## harbor
## Dmac_Top
module Dmac_Top (
    input  logic        clk,
    input  logic        rst,
    input  logic        write,
    input  logic        HSel,
    input  logic [1:0]  STrans,
    input  logic [31:0] HWData,
    input  logic [31:0] HAddr,
    input  logic [31:0] MRData,
    input  logic        HReady,
    input  logic [1:0]  M_HResp,
    output logic HReadyOut,
    output logic [1:0] S_HResp,
    input  logic [1:0]  DmacReq,      
    input  logic        Bus_Grant,   
    output logic [31:0] MAddress,
    output logic [31:0] MWData,
    output logic [3:0]  MBurst_Size,
    output logic        MWrite,
    output logic [1:0]  MTrans,
    output logic [3:0]  MWStrb,
    output logic        Bus_Req,
    output logic        Interrupt,
    output logic [1:0]  ReqAck
);
    logic con_sel, con_en, irq, con_new_sel, C_config;
    logic hold;
    logic channel_en_1, channel_en_2;
    Dmac_Main_Datapath datapath_inst (
        .clk            (clk),
        .rst            (rst),
        .write          (write),
        .HSel           (HSel),
        .STrans         (STrans),
        .channel_en_1   (channel_en_1),
        .channel_en_2   (channel_en_2),
        .HWData         (HWData),
        .HAddr          (HAddr),
        .MRData         (MRData),
        .HReady         (HReady),
        .M_HResp          (M_HResp),
        .con_en         (con_en),
        .con_sel        (con_sel),
        .C_config       (C_config),
        .irq            (irq),
        .con_new_sel    (con_new_sel),
        .MAddress       (MAddress),
        .MWData         (MWData),
        .MBurst_Size    (MBurst_Size),
        .MWrite         (MWrite),
        .MTrans         (MTrans),
        .MWStrb         (MWStrb)
    );
    Dmac_Main_Ctrl controller_inst (
        .clk            (clk),
        .rst            (rst),
        .DmacReq        (DmacReq),
        .con_new_sel    (con_new_sel),
        .irq            (irq),
        .Bus_Grant      (Bus_Grant),
        .C_config       (C_config),
        .con_sel        (con_sel),
  ...
clock: 4.77 ns
lec_check: 0
cap_margin: 15
core_margin: 2
core_utilization: 72
cts_cluster_size: 58
place_density_lb_addon: 0.0
setup_slack_margin: 0.6
slew_margin: 20
run.sh (not shown) runs the stock make flow with config.mk's settings and CLKGATE_MAP_FILE=.
From the logs: harbor reached the end of the flow and failed the layout checks with negative setup slack.
Input-level comparison between ember and harbor:
# harbor
export LEC_CHECK = 0
export CAP_MARGIN = 15
export CORE_MARGIN = 2
export CORE_UTILIZATION = 72
export CTS_CLUSTER_SIZE = 58
export PLACE_DENSITY_LB_ADDON = 0.0
export SETUP_SLACK_MARGIN = 0.6
export SLEW_MARGIN = 20
create_clock -name core_clock -period 4.77 [get_ports {clk}]
# ember
export LEC_CHECK = 0
export ABC_AREA = 1
export CAP_MARGIN = 20
export CORE_MARGIN = 2
export CORE_UTILIZATION = 72
export CTS_CLUSTER_DIAMETER = 370
export PLACE_DENSITY = 0.42
export SETUP_SLACK_MARGIN = 1.4
export SLEW_MARGIN = 20
create_clock -name core_clock -period 4.77 [get_ports {clk}]
Findings:
- ember: all stages complete, timing, DRC and antenna checks passed
- Of the two candidates, harbor has the better total core area and ember the worse one.
- For the area enclosed by the die boundary, ember came in about 9% higher than harbor did.
- Side by side, count of standard-cell rows turned out higher in ember than in harbor.
- ember gives less post-route fraction of the period consumed by the critical path than harbor did.
- Re combinational fraction of the cell area: ember is 2.4 points up on harbor.

========
Dmac_Top again, from the RTL that the note above started with.
Settings: LEC_CHECK=0, CAP_MARGIN=20, CORE_MARGIN=2, CORE_UTILIZATION=61, CTS_CLUSTER_SIZE=100, PLACE_DENSITY=0.6, SLEW_MARGIN=20; clock period 7.7 ns.
Edit:
Settings changed: CORE_UTILIZATION 61 to 72, CTS_CLUSTER_DIAMETER set to 370, CTS_CLUSTER_SIZE 100 to not set.
Clock period 7.7 ns to 4.77 ns, I/O delays scaled along.
The new run completed and failed the layout checks on setup timing.
Count of clock-buffer cells in the layout is lower by 19.
Critical path depth is higher by 2.
Via count is higher by 11%.
Edit:
Settings changed: CORE_UTILIZATION 72 to 44, CTS_CLUSTER_DIAMETER 370 to not set.
Clock period 4.77 ns to 5.41 ns, I/O delays scaled along.
The changed run passed the timing, DRC and antenna checks; via count came out lower by a little under a tenth; clock-buffer cell count came out higher by 8; synthesized cell count does not change; utilization came out lower by 32 points; die size came out higher by well over a third; cell area came out higher slightly; routed wire length came out lower by roughly a tenth; cell count came out higher by roughly a tenth; worst setup slack gains 0.20 ns; power came out lower by roughly a tenth.
Edit:
Settings changed: ABC_AREA set to 1, CORE_UTILIZATION 44 to 72, PLACE_DENSITY 0.6 to 0.43.
Clock period 5.41 ns to 2.91 ns, I/O delays scaled along.
The changed run never finished: it broke off in 5_1_grt with GRT-0232.
Area after synthesis rises by a little under a tenth.
Die area went down by a quarter to a third.
Synthesized cell count is higher by well over a third.
Edit:
Settings changed: ABC_AREA 1 to not set, PLACE_DENSITY 0.43 to 0.6.
Clock period 2.91 ns to 5.09 ns, I/O delays scaled along.
With this change the flow produced a layout that fails on setup timing.
Die size went down by 7.9%.
Area after synthesis decreases by 8.0%.
Synthesized cell count goes down by 41%.

========
## build 21
Dmac_Top again, from the RTL that the note above started with.
==> flow/config.mk <==
export PLATFORM = sky130hd
export DESIGN_NAME = Dmac_Top
export DESIGN_NICKNAME = Dmac_Top
export VERILOG_FILES = /design/flow/design.v
export SDC_FILE = /design/flow/constraint.sdc
export NUM_CORES = 4
export LEC_CHECK = 0
export CAP_MARGIN = 20
export CORE_MARGIN = 2
export CORE_UTILIZATION = 16
export CTS_CLUSTER_DIAMETER = 29
export PLACE_DENSITY = 0.6
export SETUP_SLACK_MARGIN = 1.42
export SLEW_MARGIN = 20
==> flow/constraint.sdc <==
create_clock -name core_clock -period 4.89 [get_ports {clk}]
set_input_delay 0.9780 -clock core_clock [delete_from_list [all_inputs] [get_ports {clk}]]
set_output_delay 0.9780 -clock core_clock [all_outputs]
set_load 0.01 [all_outputs]
Build 21 | status: complete | timing, DRC, antenna: pass
Here is what was changed in the inputs of build 19 compared with build 21.
diff --git a/flow/config.mk b/flow/config.mk
--- a/flow/config.mk
+++ b/flow/config.mk
@@ -8,7 +8,6 @@
 export CAP_MARGIN = 20
 export CORE_MARGIN = 2
-export CORE_UTILIZATION = 16
-export CTS_CLUSTER_DIAMETER = 29
+export CORE_UTILIZATION = 60
+export CTS_CLUSTER_SIZE = 81
 export PLACE_DENSITY = 0.6
-export SETUP_SLACK_MARGIN = 1.42
 export SLEW_MARGIN = 20
==> flow/constraint.sdc <==
create_clock -name core_clock -period 10.0 [get_ports {clk}]
set_input_delay 2.0000 -clock core_clock [delete_from_list [all_inputs] [get_ports {clk}]]
set_output_delay 2.0000 -clock core_clock [all_outputs]
set_load 0.01 [all_outputs]
[summary]
The flow did not stop early for build 19: all stages ran, and the layout cleared the timing, DRC and antenna checks.
Build 21 finished all stages; the layout is clean.
As far as number of nets with antenna violations after detailed routing goes, build 21 and build 19 are indistinguishable; the numbers are identical.
Of build 19 and build 21, the run reporting the lower share of the clock period used by the worst path after layout was build 19.
Compared with build 21, build 19 shows a non-clock buffer count that is 228 lower.
Summary of build 19 over build 21: number of buffers inserted by post-CTS setup repair shrank by 57, share of power burned in the clock network lower, post-detailed-routing wire length saw a decrease, chip area shrank by 290000 sq um.
Here is what was changed in the inputs of build 53 compared with build 19.
diff --git a/flow/config.mk b/flow/config.mk
--- a/flow/config.mk
+++ b/flow/config.mk
@@ -8,6 +8,5 @@
 export CAP_MARGIN = 20
 export CORE_MARGIN = 2
-export CORE_UTILIZATION = 60
-export CTS_CLUSTER_SIZE = 81
+export CORE_UTILIZATION = 26
 export PLACE_DENSITY = 0.6
 export SLEW_MARGIN = 20
==> flow/constraint.sdc <==
create_clock -name core_clock -period 14.6 [get_ports {clk}]
set_input_delay 2.9200 -clock core_clock [delete_from_list [all_inputs] [get_ports {clk}]]
set_output_delay 2.9200 -clock core_clock [all_outputs]
set_load 0.01 [all_outputs]
==> comparison <==
- Build 19 leaves less setup margin than build 53.
- Looking at capture point of the worst path, the MAddress[31] result is from build 19; the MWData[11] one comes from build 53.
- CTS buffer count was higher in build 19 than in build 53.
- Compared with build 19, build 53 shows a lower total of plain and repair buffers excluding clock buffers.
- In build 53, the period utilization came out 15 points below the value in build 19.
- [diff] power, build 53 relative to build 19: improvement
- Build 53 against build 19; chip height is up by more than half.
- Build 53 reached the end of the flow, and the finished layout is clean on the timing, DRC and antenna checks.
Power is estimated from default activity; no workload was simulated.
